== run 1 ==
// conv_1d
module conv_1d #(
    parameter DATA_WIDTH  = 8,
    parameter KERNEL_SIZE = 16
) (
    input logic clk,
    input logic arst_n,
    input  logic [DATA_WIDTH-1:0] signal_data,
    input  logic                  signal_vld,
    input  logic                  signal_last,
    output logic                  signal_rdy,
    input  logic [KERNEL_SIZE*DATA_WIDTH-1:0] kernel,
    output logic [DATA_WIDTH*2+$clog2(KERNEL_SIZE)-1:0] result_data,
    output logic                    result_vld,
    output logic                    result_last,
    input  logic                    result_rdy
);
For scale: roughly 5200 cells after synthesis, about 410 flip-flops, about 51000 sq um of cells after synthesis.
make LEC_CHECK=0 CAP_MARGIN=20 CORE_ASPECT_RATIO=0.71 CORE_MARGIN=2 CORE_UTILIZATION=72 CTS_CLUSTER_DIAMETER=369 CTS_CLUSTER_SIZE=24 PLACE_DENSITY=0.77 SETUP_SLACK_MARGIN=0.68 SLEW_MARGIN=20 TNS_END_PERCENT=5 finish   # period 5.21 ns
run.sh (not shown) runs the stock make flow with config.mk's settings and CLKGATE_MAP_FILE=.
Although run 1 finished all stages, its layout failed final checks on negative setup slack.
Modified inputs, run 2 compared to run 1
- a deleted TNS_END_PERCENT that had been 5
- a change of CORE_UTILIZATION from 72 to 40
- a deleted SETUP_SLACK_MARGIN that had been 0.68
- a deleted CTS_CLUSTER_SIZE that had been 24
- a deleted PLACE_DENSITY that had been 0.77
- a deleted CTS_CLUSTER_DIAMETER that had been 369
- a deleted CORE_ASPECT_RATIO that had been 0.71
- a change of the clock period (ns, I/O delays scaled along) from 5.21 to 6.0
==> results <==
Comparing run 1 and run 2, register-to-register slack is lower on run 1.
Run 2 -> run 1: synthesized-area fraction occupied by adder cells delta 0, exact match
Proportion of cell area occupied by registers essentially unchanged between run 2 and run 1.
For run 1, the critical path launch point was products_buf[3], unlike run 2, where it was products_buf[98].
Run 2 finished end to end and its layout was clean on timing, DRC and antenna.
Edits applied to the flow inputs when going from run 2 to run 3:
- changing CORE_UTILIZATION from 40 to 70
- changing the clock period (ns, I/O delays scaled along) from 6.0 to 5.26
[summary]
Run 3 completed end to end; final checks failed (negative setup slack).
In the reports for run 3 and run 2, the smaller total number of nets in the final design belongs to run 2.
Detailed route wirelength on metal2, run 3 and run 2, higher one = run 3.
Cmp run 3 vs run 2: global-route usage over all layers higher in run 3
The higher x dimension of the die came out of run 2.
The following lists how run 4 was set up differently from run 3:
- CORE_UTILIZATION: 70 -> 40
- the clock period (ns, I/O delays scaled along): 5.26 -> 5.78
Results
Run 4: flow completed, timing, DRC and antenna clean. | portion of the layout cell area used by clock cells | higher: run 4 |. Summary: with run 3 as the reference, final layout net count in run 4 moved down by a few percent. On run 4: final design instance area without fill is 510 sq um lower than what run 3 gave. Going from run 3 to run 4, number of cells produced by synthesis flat, routed wire length up about 1.5%.

* * *

The RTL this note starts from:
==> flow/design.v <==
module conv_1d #(
    parameter DATA_WIDTH  = 8,
    parameter KERNEL_SIZE = 16
) (
    input logic clk,
    input logic arst_n,
    input  logic [DATA_WIDTH-1:0] signal_data,
    input  logic                  signal_vld,
    input  logic                  signal_last,
    output logic                  signal_rdy,
    input  logic [KERNEL_SIZE*DATA_WIDTH-1:0] kernel,
    output logic [DATA_WIDTH*2+$clog2(KERNEL_SIZE)-1:0] result_data,
    output logic                    result_vld,
    output logic                    result_last,
    input  logic                    result_rdy
);
  localparam PRODUCT_WIDTH = (DATA_WIDTH * 2);
  localparam RESULT_WIDTH  = PRODUCT_WIDTH + $clog2(KERNEL_SIZE);
  logic [KERNEL_SIZE-1:0][DATA_WIDTH-1:0] signal_buf;
  logic shift_vld;
  logic shift_last;
  always_ff @(posedge clk or negedge arst_n) begin
    if (!arst_n) begin
      signal_buf <= '0;
      shift_vld <= 1'b0;
      shift_last <= 1'b0;
    end else begin 
      if (signal_vld) begin  
        signal_buf <= {signal_data, signal_buf[KERNEL_SIZE-1:1]}; 
      end
      shift_vld <= signal_vld;
      shift_last <= signal_vld & signal_last;
    end
  end
  logic [KERNEL_SIZE-1:0][PRODUCT_WIDTH-1:0] products;
  always_comb begin
    for (int i = 0; i < KERNEL_SIZE; i++) begin
      products[i] = kernel[i*DATA_WIDTH +: DATA_WIDTH] * signal_buf[i];
    end
  end
  logic [KERNEL_SIZE-1:0][PRODUCT_WIDTH-1:0] products_buf;
  logic products_vld;
  logic products_last;
  always_ff @(posedge clk or negedge arst_n) begin
    if (!arst_n) begin
      products_buf <= '0;
      products_vld <= 1'b0;
      products_last <= 1'b0;
    end else begin
      products_buf <= products;
      products_vld <= shift_vld;
      products_last <= shift_last;
    end
  end
  logic [RESULT_WIDTH-1:0] sum;
  always_comb begin
    sum = 0;
    for (int i = 0; i < KERNEL_SIZE; i++) begin
      sum += products_buf[i];
    end
  end
  logic [RESULT_WIDTH-1:0] sum_buf;
  logic sum_vld;
  logic sum_last;
  always_ff @(posedge clk or negedge arst_n) begin
    if (!arst_n) begin
      sum_buf <= '0;
      sum_vld <= 1'b0;
      sum_last <= 1'b0;
    end else begin
      sum_buf <= sum;
      sum_vld <= products_vld;
      sum_last <= products_last;
    end
  end
  assign result_data = sum_buf;
  assign result_vld  = sum_vld;
  assign result_last = sum_last;
  assign signal_rdy  = 1'b1;
endmodule
make LEC_CHECK=0 CAP_MARGIN=0 CORE_MARGIN=2 CORE_UTILIZATION=72 SETUP_SLACK_MARGIN=-0.02 SLEW_MARGIN=20 finish   # period 5.62 ns
The first run completed without violations.
Rerun with:
--- a/flow/config.mk
+++ b/flow/config.mk
@@ -6,7 +6,7 @@
 export NUM_CORES = 4
 export LEC_CHECK = 0
-export CAP_MARGIN = 0
+export CAP_MARGIN = 20
 export CORE_MARGIN = 2
-export CORE_UTILIZATION = 72
-export SETUP_SLACK_MARGIN = -0.02
+export CORE_UTILIZATION = 56
+export SETUP_SLACK_MARGIN = 0.97
 export SLEW_MARGIN = 20
==> flow/constraint.sdc (replaced) <==
create_clock -name core_clock -period 4.05 [get_ports {clk}]
set_input_delay 0.8100 -clock core_clock [delete_from_list [all_inputs] [get_ports {clk}]]
set_output_delay 0.8100 -clock core_clock [all_outputs]
set_load 0.01 [all_outputs]
Outcome: Now the flow reached the layout checks and failed them: negative setup slack. Count of clock-buffer cells in the layout increases by 2. Worst setup slack got worse by 1.3 ns. Register-to-register slack loses 1.3 ns. First-iteration DRC count falls by 21%. Die area went up by 28%. Cell area went up by about 20%. Sequential share of layout area shrinks by 3.0 points. Routed wire length came out higher by 15%. Clock skew is about the same.
Rerun with:
--- a/flow/config.mk
+++ b/flow/config.mk
@@ -8,5 +8,6 @@
 export CAP_MARGIN = 20
 export CORE_MARGIN = 2
-export CORE_UTILIZATION = 56
-export SETUP_SLACK_MARGIN = 0.97
+export CORE_UTILIZATION = 72
+export CTS_CLUSTER_SIZE = 24
+export SETUP_SLACK_MARGIN = 0.68
 export SLEW_MARGIN = 20
==> flow/constraint.sdc (replaced) <==
create_clock -name core_clock -period 5.21 [get_ports {clk}]
set_input_delay 1.0420 -clock core_clock [delete_from_list [all_inputs] [get_ports {clk}]]
set_output_delay 1.0420 -clock core_clock [all_outputs]
set_load 0.01 [all_outputs]
The new run produced a layout that fails on negative setup slack; setup slack is better by 0.95 ns; count of clock-buffer cells in the layout fell by 3; die size fell by 22%.
